## lane 1
==> flow/design.v (excerpt) <==
module CONV(
	input			clk,               
	input			reset,             
	output reg		busy,	            
	input			ready,	            
	output reg[11:0]	iaddr,            
	input signed[19:0]	idata,            
	output reg 	     cwr,              
	output reg[11:0] 	caddr_wr,         
	output reg[19:0] 	cdata_wr,         
	output reg	 crd,               
	output reg[11:0]	caddr_rd,         
	input	[19:0]		cdata_rd,         
	output reg[2:0] 	csel              
);
For scale: about 2900 cells after synthesis, ~180 flip-flops, about 26000 um2 of cells after synthesis.
clock: 5.58 ns
lec_check: 0
cap_margin: 20
core_margin: 2
core_utilization: 72
setup_slack_margin: 1.62
slew_margin: 20
run.sh (not shown) runs the stock make flow with config.mk's settings and CLKGATE_MAP_FILE=.
Tool error GRT-0232 stopped lane 1 during 5_1_grt; no final results.
Input changes introduced in lane 2 (baseline for comparison: lane 1):
Settings: swapping 72 for 70 in CORE_UTILIZATION; clearing SETUP_SLACK_MARGIN, which used to be 1.62; putting CTS_CLUSTER_SIZE at 100 where nothing was set; swapping 5.58 for 7.67 in the clock period (ns, I/O delays scaled along).
Findings:
Nothing crashed in lane 2 and all stages finished; the problem is that the final layout failed, the offending checks being setup timing.
From lane 1 to lane 2 the numbers moved as follows: die outline height has increased, overall die width picked up an extra 2.7 um, placed wire-length estimate after detailed placement down 2100 um, starting density of the core shows a reduction of 2.1 points.
From lane 1 to lane 2 the numbers moved as follows: area of the core climbed 1000 um2; final RePlAce weighted congestion dropped 0.031; chip area from the yosys synthesis statistics barely changed; area of the die climbed about 2.8%.
Lane 1 -> lane 2: area fraction in full adders, half adders and majority gates delta 0, exact match
Compared with lane 1, lane 2 shows post-CTS setup buffer count lower by 39.
Number of gates resized after CTS is lower on lane 2
Modified inputs, lane 3 compared to lane 2
Settings: a deleted CTS_CLUSTER_SIZE that had been 100; a change of CORE_UTILIZATION from 70 to 65; a change of the clock period (ns, I/O delays scaled along) from 7.67 to 5.45.
[summary]
- In lane 3 the implementation ran to completion but is not tape-out ready, as the final checks report setup timing.
- Compared to lane 2, the routing of lane 3 uses more wire.
- Relative to lane 2, the area of the die measured on lane 3 has increased by a little under 10%.
- As far as flip-flop count goes, lane 2 and lane 3 are indistinguishable; the numbers are identical.
- Going from lane 2 to lane 3, area added between synthesis and finish grows by 8.2 points.
Edits applied to the flow inputs when going from lane 3 to lane 4:
Settings: PLACE_DENSITY_LB_ADDON now 0.08, previously not set; CTS_CLUSTER_SIZE now 82, previously not set; SETUP_SLACK_MARGIN now 1.57, previously not set; CORE_UTILIZATION now 72, was 65.
--- outcome ---
- Lane 4 is listed as incomplete: the tool reported an error in 5_1_grt and the run ended there.
- Lane 4 against lane 3: number of nets produced by synthesis shows no meaningful change, weighted congestion at the end of routability-driven global placement shows a reduction of 5.4%.
- Compared with lane 3, cell area after placement in lane 4 decreased slightly.
- Proportion of synthesized area in mux cells came out exactly the same in lane 4 and lane 3.
- Comparing starting density of the core for lane 4 and lane 3, the smaller number came from lane 3.
- Diff lane 4..lane 3 | total clock sinks | unchanged
- Lane 3 → lane 4: chip area moved down, gate count of the mapped netlist level, number of buffers inserted by post-CTS setup repair moved down.
- Side by side, HPWL after detailed placement turned out higher in lane 4 than in lane 3.
- On core area, lane 4 does better than lane 3.


Starting RTL as in the previous note.
Settings: LEC_CHECK=0, CAP_MARGIN=20, CORE_ASPECT_RATIO=0.9, CORE_MARGIN=8, CORE_UTILIZATION=58, CTS_CLUSTER_DIAMETER=306, CTS_CLUSTER_SIZE=98, GPL_ROUTABILITY_DRIVEN=0, MAX_ROUTING_LAYER=met4, PLACE_DENSITY=0.82, SETUP_SLACK_MARGIN=0.98, SLEW_MARGIN=20, TNS_END_PERCENT=5; clock period 8.63 ns.
Edit:
ABC_AREA = 1   (was default)
PLACE_DENSITY = 0.51   (was 0.82)
SETUP_SLACK_MARGIN = 2.57   (was 0.98)
Hold slack loses 43 ps.
Via count went up by roughly a tenth.
Edit:
ABC_AREA = default   (was 1)
CORE_ASPECT_RATIO = 0.5   (was 0.9)
PLACE_DENSITY = 0.4   (was 0.51)
SETUP_SLACK_MARGIN = 0.3   (was 2.57)
The changed run went through all stages and came out clean.
Design area shrinks by 9.2%.
First-iteration DRC count shrinks by 30%.
Area after synthesis shrinks by 4.1%.
Edit:
CORE_ASPECT_RATIO = 0.9   (was 0.5)
CORE_UTILIZATION = 22   (was 58)
CTS_CLUSTER_DIAMETER = 241   (was 306)
CTS_CLUSTER_SIZE = default   (was 98)
GPL_TIMING_DRIVEN = 1   (was default)
PLACE_DENSITY = 0.51   (was 0.4)
SLEW_MARGIN = 30   (was 20)
Register-to-register slack improves by 80 ps.
Die area rises by 150%.
Global-route usage fell by 15 points.
Critical path depth decreases by 1.
Wire length rises by about 11%.
Via count fell by about 1%.
Final area climbs by about 5%.
Sequential cell count is unchanged.
Area after synthesis does not change.
Edit:
GPL_ROUTABILITY_DRIVEN = 1   (was 0)
GPL_TIMING_DRIVEN = 0   (was 1)
SLEW_MARGIN = 0   (was 30)
Effect: Cell area rises by 1.9%; via count rises by 3.4%; clock skew falls by 4.3 ps; synthesized area stays the same; worst hold slack gets worse by 71 ps.
Edit:
ABC_AREA = 1   (was default)
CORE_UTILIZATION = 27   (was 22)
CTS_CLUSTER_DIAMETER = 266   (was 241)
CTS_CLUSTER_SIZE = 98   (was default)
GPL_ROUTABILITY_DRIVEN = 0   (was 1)
GPL_TIMING_DRIVEN = default   (was 0)
SLEW_MARGIN = 20   (was 0)
Outcome: Cell area rose slightly; final cell count rose by a few percent; die size fell by about a fifth; routed wire length rose by a few percent; utilization rose by 4.7 points.


== willow ==
CONV again, from the RTL that the note above started with.
==> flow/config.mk <==
export PLATFORM = sky130hd
export DESIGN_NAME = CONV
export DESIGN_NICKNAME = CONV
export VERILOG_FILES = /design/flow/design.v
export SDC_FILE = /design/flow/constraint.sdc
export NUM_CORES = 4
export LEC_CHECK = 0
export CAP_MARGIN = 20
export CORE_MARGIN = 2
export CORE_UTILIZATION = 35
export CTS_CLUSTER_DIAMETER = 140
export CTS_CLUSTER_SIZE = 52
export PLACE_DENSITY = 0.4
export SLEW_MARGIN = 20
==> flow/constraint.sdc <==
create_clock -name core_clock -period 8.0 [get_ports {clk}]
set_input_delay 1.6000 -clock core_clock [delete_from_list [all_inputs] [get_ports {clk}]]
set_output_delay 1.6000 -clock core_clock [all_outputs]
set_load 0.01 [all_outputs]
willow completed every stage of the flow, and the final layout passed the timing, DRC and antenna checks.
For xenon, these inputs were changed with respect to willow:
--- a/flow/config.mk
+++ b/flow/config.mk
@@ -7,8 +7,11 @@
 export LEC_CHECK = 0
-export CAP_MARGIN = 20
+export ABC_AREA = 1
+export CAP_MARGIN = 40
+export CORE_ASPECT_RATIO = 1.06
 export CORE_MARGIN = 2
-export CORE_UTILIZATION = 35
-export CTS_CLUSTER_DIAMETER = 140
-export CTS_CLUSTER_SIZE = 52
-export PLACE_DENSITY = 0.4
+export CORE_UTILIZATION = 16
+export CTS_CLUSTER_SIZE = 48
+export GPL_TIMING_DRIVEN = 0
+export MIN_ROUTING_LAYER = met2
 export SLEW_MARGIN = 20
+export TNS_END_PERCENT = 95
### Flow results
Core utilization: xenon < willow. As far as time the final worst path needs with I/O delays and setup is concerned, willow and xenon perform about the same. Worst-case hold slack for xenon is lower than for willow.
#### Input delta (ember over xenon)
==> flow/config.mk <==
export PLATFORM = sky130hd
export DESIGN_NAME = CONV
export DESIGN_NICKNAME = CONV
export VERILOG_FILES = /design/flow/design.v
export SDC_FILE = /design/flow/constraint.sdc
export NUM_CORES = 4
export LEC_CHECK = 0
export ABC_AREA = 1
export CAP_MARGIN = 10
export CORE_MARGIN = 2
export CORE_UTILIZATION = 46
export CTS_CLUSTER_DIAMETER = 219
export CTS_CLUSTER_SIZE = 98
export SLEW_MARGIN = 20
## What came out
xenon → ember: global-route track usage on met3 shows a reduction of 19 points, time the final worst path needs with I/O delays and setup fell 0.22 ns, wire length on met2 moved down, number of buffer and inverter stages on the critical path now smaller, worst path required time moved down.
Reported for xenon and ember, area of all sequential standard cells turned out identical to the last digit.
[compare] base=xenon new=ember: least setup slack across all paths after layout went up; final area saw a decrease.
Area added between synthesis and finish in ember is 9.2 points below xenon.
Input-level comparison between nickel and ember:
--- a/flow/config.mk
+++ b/flow/config.mk
@@ -7,8 +7,5 @@
 export LEC_CHECK = 0
-export ABC_AREA = 1
-export CAP_MARGIN = 10
+export CAP_MARGIN = 20
 export CORE_MARGIN = 2
-export CORE_UTILIZATION = 46
-export CTS_CLUSTER_DIAMETER = 219
-export CTS_CLUSTER_SIZE = 98
+export CORE_UTILIZATION = 30
 export SLEW_MARGIN = 20
==> flow/constraint.sdc <==
create_clock -name core_clock -period 8.79 [get_ports {clk}]
set_input_delay 1.7580 -clock core_clock [delete_from_list [all_inputs] [get_ports {clk}]]
set_output_delay 1.7580 -clock core_clock [all_outputs]
set_load 0.01 [all_outputs]
## What came out
ember → nickel: xor-xnor portion of the synthesized cell area moved up, core utilization lower. Relative to ember, first-iteration DRC count decreased by 497 in nickel. First element of the critical path: counter_kdata[0] -> ember, counter_kdata[1] -> nickel. nickel: number of standard cells reported by yosys is about 18% lower than what ember reported. Taking ember over nickel, the fmax ratio works out to 1.08.
